==> trial 95 <==
==> flow/design.v <==
`timescale 1ns / 1ps
module adder(
    input wire [7:0] in1,
    input wire [7:0] in2,
    input wire sub,  
    output wire [7:0] out
    );
    reg [7:0] tmp;
    wire s0,s1,s2,s3,s4,s5,s6,s7;
    wire co0,co1,co2,co3,co4,co5,co6,co7;
    fa f0(in1[0],in2[0],1'b0,s0,co0);
    fa f1(in1[1],in2[1],co0,s1,co1);
    fa f2(in1[2],in2[2],co1,s2,co2);
    fa f3(in1[3],in2[3],co2,s3,co3);
    fa f4(in1[4],in2[4],co3,s4,co4);
    fa f5(in1[5],in2[5],co4,s5,co5);
    fa f6(in1[6],in2[6],co5,s6,co6);
    fa f7(in1[7],in2[7],co6,s7,co7);  
    assign out = {s7,s6,s5,s4,s3,s2,s1,s0} + sub;
endmodule 
module fa( input A,
       input B,
       input CIN,
       output S,
       output COUT
       );
       assign S = A^B^CIN;
       assign COUT = (A&B) | (CIN&A) | (CIN&B);
endmodule
`timescale 1ns / 1ps
module multiplier(
    input wire [7:0] in1,
    input wire [7:0] in2,
    output wire [7:0] out 
    );
    wire [8:0] A_out1, A_out2, A_out3, A_out4, A_out5, A_out6, A_out7, A_out8;
    wire [7:0] Q_out1, Q_out2, Q_out3, Q_out4, Q_out5, Q_out6, Q_out7, Q_out8;
    wire q0_1, q0_2, q0_3, q0_4, q0_5, q0_6, q0_7, q0_8; 
    Booth B1 (
        9'h000,in1,in2,1'b0,
        A_out1,Q_out1,q0_1
        );
    Booth B2 (
        A_out1,in1,Q_out1,q0_1,
        A_out2,Q_out2,q0_2
        );
    Booth B3 (
        A_out2,in1,Q_out2,q0_2,
        A_out3,Q_out3,q0_3
        );
    Booth B4 (
        A_out3,in1,Q_out3,q0_3,
        A_out4,Q_out4,q0_4
        );
    Booth B5 (
        A_out4,in1,Q_out4,q0_4,
        A_out5,Q_out5,q0_5
        );
    Booth B6 (
        A_out5,in1,Q_out5,q0_5,
        A_out6,Q_out6,q0_6
        );
    Booth B7 (
        A_out6,in1,Q_out6,q0_6,
        A_out7,Q_out7,q0_7
        );
    Booth B8 (
        A_out7,in1,Q_out7,q0_7,
        A_out8,Q_out8,q0_8
        );
    assign out = A_out8[7:0];  
endmodule
module Booth(
    input [8:0] A_in,
    input [7:0] M,
    input [7:0] Q_in,
    input  q0,
    output reg [8:0] A_out,
    output reg [7:0] Q_out,
    output reg q0_out
    );
    wire [8:0] sum, diff;
    assign sum = A_in + {M[7], M};
    assign diff = A_in - {M[7], M};
    always@(A_in,Q_in,M,q0,sum,diff)
    begin
        case({Q_in[0],q0})
            2'b00,2'b11: {A_out, Q_out, q0_out} = {A_in[8], A_in, Q_in};
            2'b01: {A_out, Q_out, q0_out} = {sum[8], sum, Q_in};
            default: {A_out, Q_out, q0_out} = {diff[8], diff, Q_in};
        endcase
    end
endmodule
`timescale 1ns / 1ps
module register(
    input wire [7:0] din,
    input wire clk,
    input wire reset,
    input wire ld,
    output reg [7:0] data
    );
    always@(posedge clk or posedge reset)
    begin
        if(reset == 1)
            data <= 0;
        else if(ld == 1)
            data <= din;
    end
endmodule
`timescale 1ns / 1ps
module controller(
    input wire clk,
    input wire reset,
    output reg [3:0] state,
    output reg [9:0] load, mul_en, add1_en, add2_en, mul_read, add1_read, add2_read  
    );
    parameter [3:0] s1 = 4'b0000,
                    s2 = 4'b0001,
                    s3 = 4'b0011,
                    s4 = 4'b0010,
                    s5 = 4'b0110,
                    s6 = 4'b0111,
                    s7 = 4'b1111,
                    s8 = 4'b1110,
                    s9 = 4'b1010,
                    s10 = 4'b1011,
                    s11 = 4'b1001,
                    s12 = 4'b1000;
    reg not_first_flag;  
    always@(posedge clk or posedge reset)
    begin
        if(reset)
            begin
                state <= s1;
                not_first_flag <= 1'b0;
            end
        else
        begin
            if(state == s3)
                not_first_flag <= 1'b1;
            case(state)
                s1: state <= s2;
                s2: state <= s3;
                s3: state <= s4;
                s4: state <= s5;
                s5: state <= s6;
                s6: state <= s7;
                s7: state <= s8;
                s8: state <= s9;
                s9: state <= s10;
                s10: state <= s11;
                s11: state <= s12;
                s12: state <= s1;
                default: state <= s1;
            endcase
        end       
    end
    always@(*)
    begin
        load = 0;
        mul_en = 0;
        add1_en = 0;
        add2_en = 0;
        mul_read = 0;
        add1_read = 0;
        add2_read = 0;
        case(state)
            s1: 
                begin
                    load = 10'b0000000001;
                    if(not_first_flag)
                    begin
                        mul_en = 0; 
                        add1_en = 10'b1000001000; 
                        add2_en = 10'b0001000100; 
                        mul_read = 0; 
                        add1_read = 10'b0000000100;
                        add2_read = 0;
                    end
                end
            s2: 
                begin
                    load = 10'b0000000010;
                    if(not_first_flag)
                    begin
                        mul_en = 0; 
                        add1_en = 0; 
                        add2_en = 10'b0010001000; 
                        mul_read = 0; 
                        add1_read = 10'b0000001000;
                        add2_read = 0;
                    end
                end
            s3:
                begin
                    load = 10'b0000000100; 
                    mul_en = 0; 
                    add1_en = 0; 
                    add2_en = 0; 
                    mul_read = 0; 
                    add1_read = 0;
                    add2_read = 0;
                end
            s4:
                begin
                    load = 10'b0000001000;
                    mul_en = 0;
                    add1_en = 0; 
                    add2_en = 0; 
                    mul_read = 0;
                    add1_read = 0;
                    add2_read = 0;
                end
            s5:
                begin
                    load = 10'b0000010000;
                    mul_en = 0;
                    add1_en = 0; 
                    add2_en = 0; 
                    mul_read = 0;
                    add1_read = 0;
                    add2_read = 0;
                end
            s6:
                begin
                    load = 10'b0000100000;
                    mul_en = 10'b0000010001;  
                    add1_en = 0; 
                    add2_en = 0; 
                    mul_read = 0;
                    add1_read = 0;
                    add2_read = 0;
                end
            s7:
                begin
                    load = 10'b0001000000;
                    mul_en = 10'b0000100010;  
                    add1_en = 0; 
                    add2_en = 0; 
                    mul_read = 10'b0000000001;  
                    add1_read = 0;
                    add2_read = 0;
                end
            s8:
                begin
                    load = 10'b0010000000;  
                    mul_en = 10'b0001000100;  
                    add1_en = 0; 
                    add2_en = 0; 
                    mul_read = 10'b0000000010;  
                    add1_read = 0;
                    add2_read = 0;
                end
            s9:
                begin
                    load = 10'b0100000000;  
                    mul_en = 10'b0010001000;  
                    add1_en = 0; 
                    add2_en = 0; 
                    mul_read = 10'b0000000100;  
                    add1_read = 0;
                    add2_read = 0;
                end
            s10:
                begin
                    load = 10'b1000000000;  
                    mul_en = 0; 
                    add1_en = 10'b0100000001; 
                    add2_en = 0; 
                    mul_read = 10'b0000001000;  
                    add1_read = 0;
                    add2_read = 0;
                end
            s11:
                begin
                    load = 10'b0100000000;  
                    mul_en = 0; 
                    add1_en = 10'b1000000010; 
                    add2_en = 10'b0000010001; 
                    mul_read = 0; 
                    add1_read = 10'b0000000001;
                    add2_read = 0;
                end
            s12:
                begin
                    load = 10'b1000000000;  
                    mul_en = 0; 
                    add1_en = 10'b0100000100; 
                    add2_en = 10'b0000100010; 
                    mul_read = 0; 
                    add1_read = 10'b0000000010;
                    add2_read = 0;
                end
            default: 
                load = 0;
        endcase
    end
endmodule
`timescale 1ns / 1ps
module datapath(
    input wire clk,
    input wire reset,
    input wire [3:0] state,
    input wire [7:0] next_in,
    input wire [9:0] load, mul_en, add1_en, add2_en, mul_read, add1_read, add2_read,  
    output wire [7:0] r1,r2,r3,r4,r5,r6,r7,r8,r9,r10,  
    output reg [7:0] f
    );
    parameter [3:0] s1 = 4'b0000,
                    s2 = 4'b0001,
                    s3 = 4'b0011,
                    s4 = 4'b0010,
                    s5 = 4'b0110,
                    s6 = 4'b0111,
                    s7 = 4'b1111,
                    s8 = 4'b1110,
                    s9 = 4'b1010,
                    s10 = 4'b1011,
                    s11 = 4'b1001,
                    s12 = 4'b1000;
    wire [7:0] sum1,sum2,prod;  
    reg [7:0] add11,add12,add21,add22,mul1,mul2;
    reg not_first_flag;  
    adder A1(add11,add12,1'b0,sum1);  
    adder A2(add21,~add22,1'b1,sum2);  
    multiplier M1(mul1,mul2,prod);
    register reg1((load[0]) ? next_in : (mul_read[0]) ? prod : (add1_read[0]) ? sum1 : (add2_read[0]) ? sum2 : 8'b0,
        clk,reset,
        load[0] || mul_read[0] || add1_read[0] || add2_read[0],
        r1);
    register reg2((load[1]) ? next_in : (mul_read[1]) ? prod : (add1_read[1]) ? sum1 : (add2_read[1]) ? sum2 : 8'b0,
        clk,reset,
        load[1] || mul_read[1] || add1_read[1] || add2_read[1],
        r2);
    register reg3((load[2]) ? next_in : (mul_read[2]) ? prod : (add1_read[2]) ? sum1 : (add2_read[2]) ? sum2 : 8'b0,
        clk,reset,
        load[2] || mul_read[2] || add1_read[2] || add2_read[2],
        r3);
    register reg4((load[3]) ? next_in : (mul_read[3]) ? prod : (add1_read[3]) ? sum1 : (add2_read[3]) ? sum2 : 8'b0,
        clk,reset,
        load[3] || mul_read[3] || add1_read[3] || add2_read[3],
        r4);
    register reg5((load[4]) ? next_in : (mul_read[4]) ? prod : (add1_read[4]) ? sum1 : (add2_read[4]) ? sum2 : 8'b0,
        clk,reset,
        load[4] || mul_read[4] || add1_read[4] || add2_read[4],
        r5);
    register reg6((load[5]) ? next_in : (mul_read[5]) ? prod : (add1_read[5]) ? sum1 : (add2_read[5]) ? sum2 : 8'b0,
        clk,reset,
        load[5] || mul_read[5] || add1_read[5] || add2_read[5],
        r6);
    register reg7((load[6]) ? next_in : (mul_read[6]) ? prod : (add1_read[6]) ? sum1 : (add2_read[6]) ? sum2 : 8'b0,
        clk,reset,
        load[6] || mul_read[6] || add1_read[6] || add2_read[6],
        r7);
    register reg8((load[7]) ? next_in : (mul_read[7]) ? prod : (add1_read[7]) ? sum1 : (add2_read[7]) ? sum2 : 8'b0,
        clk,reset,
        load[7] || mul_read[7] || add1_read[7] || add2_read[7],
        r8);
    register reg9((load[8]) ? next_in : (mul_read[8]) ? prod : (add1_read[8]) ? sum1 : (add2_read[8]) ? sum2 : 8'b0,
        clk,reset,
        load[8] || mul_read[8] || add1_read[8] || add2_read[8],
        r9);
    register reg10((load[9]) ? next_in : (mul_read[9]) ? prod : (add1_read[9]) ? sum1 : (add2_read[9]) ? sum2 : 8'b0,
        clk,reset,
        load[9] || mul_read[9] || add1_read[9] || add2_read[9],
        r10);
    always@(posedge clk or posedge reset)
    begin
        if(reset)
        begin
            f <= 0;     
            not_first_flag <= 1'b0;
        end
        else
        begin
            case(state)
                s1, s2, s3:
                    if(not_first_flag)
                        f <= sum2;
                s4:
                    not_first_flag <= 1'b1;
                s12:
                    f <= sum2;
                default: ;
            endcase
        end
    end
    always@(posedge clk)
    begin
        case(state)
            s1:
                begin
                    if(not_first_flag)
                    begin
                        add11 <= r4;
                        add12 <= r10;
                        add21 <= sum1;
                        add22 <= r7;
                    end
                end
            s2:
                begin
                    if(not_first_flag)
                    begin
                        add21 <= sum1;
                        add22 <= r8;
                    end
                end
            s6:  
                begin
                    mul1 <= r1;
                    mul2 <= r5;
                end
            s7:  
                begin
                    mul1 <= r2;
                    mul2 <= r6;
                end
            s8:  
                begin
                    mul1 <= r3;
                    mul2 <= r7;
                end
            s9:  
                begin
                    mul1 <= r4;
                    mul2 <= r8;
                end
            s10:  
                begin
                    add11 <= r1;
                    add12 <= r9;
                end
            s11:  
                begin
                    add11 <= r2;
                    add12 <= r10;
                    add21 <= sum1;
                    add22 <= r5;
                end
            s12:  
                begin
                    add11 <= r3;
                    add12 <= r9;
                    add21 <= sum1;
                    add22 <= r6;
                end
            default: ;
        endcase
    end
endmodule
`timescale 1ns / 1ps
module top(
    input wire clk,
    input wire reset,
    input wire [7:0] next_in,
    output wire [7:0] f
    );
    wire [7:0] r1,r2,r3,r4,r5,r6,r7,r8,r9,r10;  
    wire [9:0] load, mul_en, add1_en, add2_en, mul_read, add1_read, add2_read;
    wire [3:0] state;
    controller C1(
        clk,
        reset,
        state,
        load, mul_en, add1_en, add2_en, mul_read, add1_read, add2_read  
    );
    datapath DP1(
        clk,
        reset,
        state,
        next_in,
        load, mul_en, add1_en, add2_en, mul_read, add1_read, add2_read,  
        r1,r2,r3,r4,r5,r6,r7,r8,r9,r10,  
        f
    );
endmodule
==> flow/run.sh <==
#!/bin/bash
# the make line also repeats each setting of config.mk as NAME=value (left out here)
make -C /OpenROAD-flow-scripts/flow DESIGN_CONFIG=/design/flow/config.mk WORK_HOME=/design/flow/orfs CLKGATE_MAP_FILE= finish
==> flow/config.mk <==
export PLATFORM = sky130hd
export DESIGN_NAME = top
export DESIGN_NICKNAME = top
export VERILOG_FILES = /design/flow/design.v
export SDC_FILE = /design/flow/constraint.sdc
export NUM_CORES = 4
export LEC_CHECK = 0
export ABC_AREA = 1
export CAP_MARGIN = 20
export CELL_PAD_IN_SITES_GLOBAL_PLACEMENT = 1
export CORE_MARGIN = 2
export CORE_UTILIZATION = 59
export CTS_CLUSTER_DIAMETER = 351
export CTS_CLUSTER_SIZE = 98
export PLACE_DENSITY = 0.85
export SETUP_SLACK_MARGIN = 0.85
export SLEW_MARGIN = 35
export TNS_END_PERCENT = 30
==> flow/constraint.sdc <==
create_clock -name core_clock -period 10.0 [get_ports {clk}]
set_input_delay 2.0000 -clock core_clock [delete_from_list [all_inputs] [get_ports {clk}]]
set_output_delay 2.0000 -clock core_clock [all_outputs]
set_load 0.01 [all_outputs]
==> build 15 (differences from trial 95) <==
==> flow/config.mk (replaced) <==
export PLATFORM = sky130hd
export DESIGN_NAME = top
export DESIGN_NICKNAME = top
export VERILOG_FILES = /design/flow/design.v
export SDC_FILE = /design/flow/constraint.sdc
export NUM_CORES = 4
export LEC_CHECK = 0
export CAP_MARGIN = 20
export CORE_MARGIN = 2
export CORE_UTILIZATION = 70
export SETUP_SLACK_MARGIN = -0.36
export SLEW_MARGIN = 20
==> flow/constraint.sdc (replaced) <==
create_clock -name core_clock -period 5.28 [get_ports {clk}]
set_input_delay 1.0560 -clock core_clock [delete_from_list [all_inputs] [get_ports {clk}]]
set_output_delay 1.0560 -clock core_clock [all_outputs]
set_load 0.01 [all_outputs]
==> trial 7 (differences from trial 95) <==
==> flow/config.mk (replaced) <==
export PLATFORM = sky130hd
export DESIGN_NAME = top
export DESIGN_NICKNAME = top
export VERILOG_FILES = /design/flow/design.v
export SDC_FILE = /design/flow/constraint.sdc
export NUM_CORES = 4
export LEC_CHECK = 0
export ABC_AREA = 1
export CAP_MARGIN = 20
export CELL_PAD_IN_SITES_DETAIL_PLACEMENT = 1
export CELL_PAD_IN_SITES_GLOBAL_PLACEMENT = 1
export CORE_ASPECT_RATIO = 1.2
export CORE_MARGIN = 2
export CORE_UTILIZATION = 42
export CTS_CLUSTER_DIAMETER = 133
export CTS_CLUSTER_SIZE = 46
export GPL_ROUTABILITY_DRIVEN = 0
export GPL_TIMING_DRIVEN = 0
export MAX_ROUTING_LAYER = met4
export SLEW_MARGIN = 20
export TNS_END_PERCENT = 20
==> build 82 (differences from trial 95) <==
==> flow/config.mk (replaced) <==
export PLATFORM = sky130hd
export DESIGN_NAME = top
export DESIGN_NICKNAME = top
export VERILOG_FILES = /design/flow/design.v
export SDC_FILE = /design/flow/constraint.sdc
export NUM_CORES = 4
export LEC_CHECK = 0
export ABC_AREA = 1
export CAP_MARGIN = 20
export CORE_MARGIN = 2
export CORE_UTILIZATION = 72
export SLEW_MARGIN = 20
==> flow/constraint.sdc (replaced) <==
create_clock -name core_clock -period 13.2 [get_ports {clk}]
set_input_delay 2.6400 -clock core_clock [delete_from_list [all_inputs] [get_ports {clk}]]
set_output_delay 2.6400 -clock core_clock [all_outputs]
set_load 0.01 [all_outputs]
==> notes <==
In trial 7 the critical path depth is higher than in trial 95, by 16. Die area, highest first: trial 7, trial 95, build 15, build 82. Worst setup slack, lowest first: trial 7, trial 95, build 82. Non-clock buffer count, lowest first: build 82, trial 7, trial 95. Build 15 aborted during global routing (5_1_grt) with GRT-0232. Trial 7 passed the timing, DRC and antenna checks. Trial 95 passed the timing, DRC and antenna checks. Build 82 produced a clean layout.
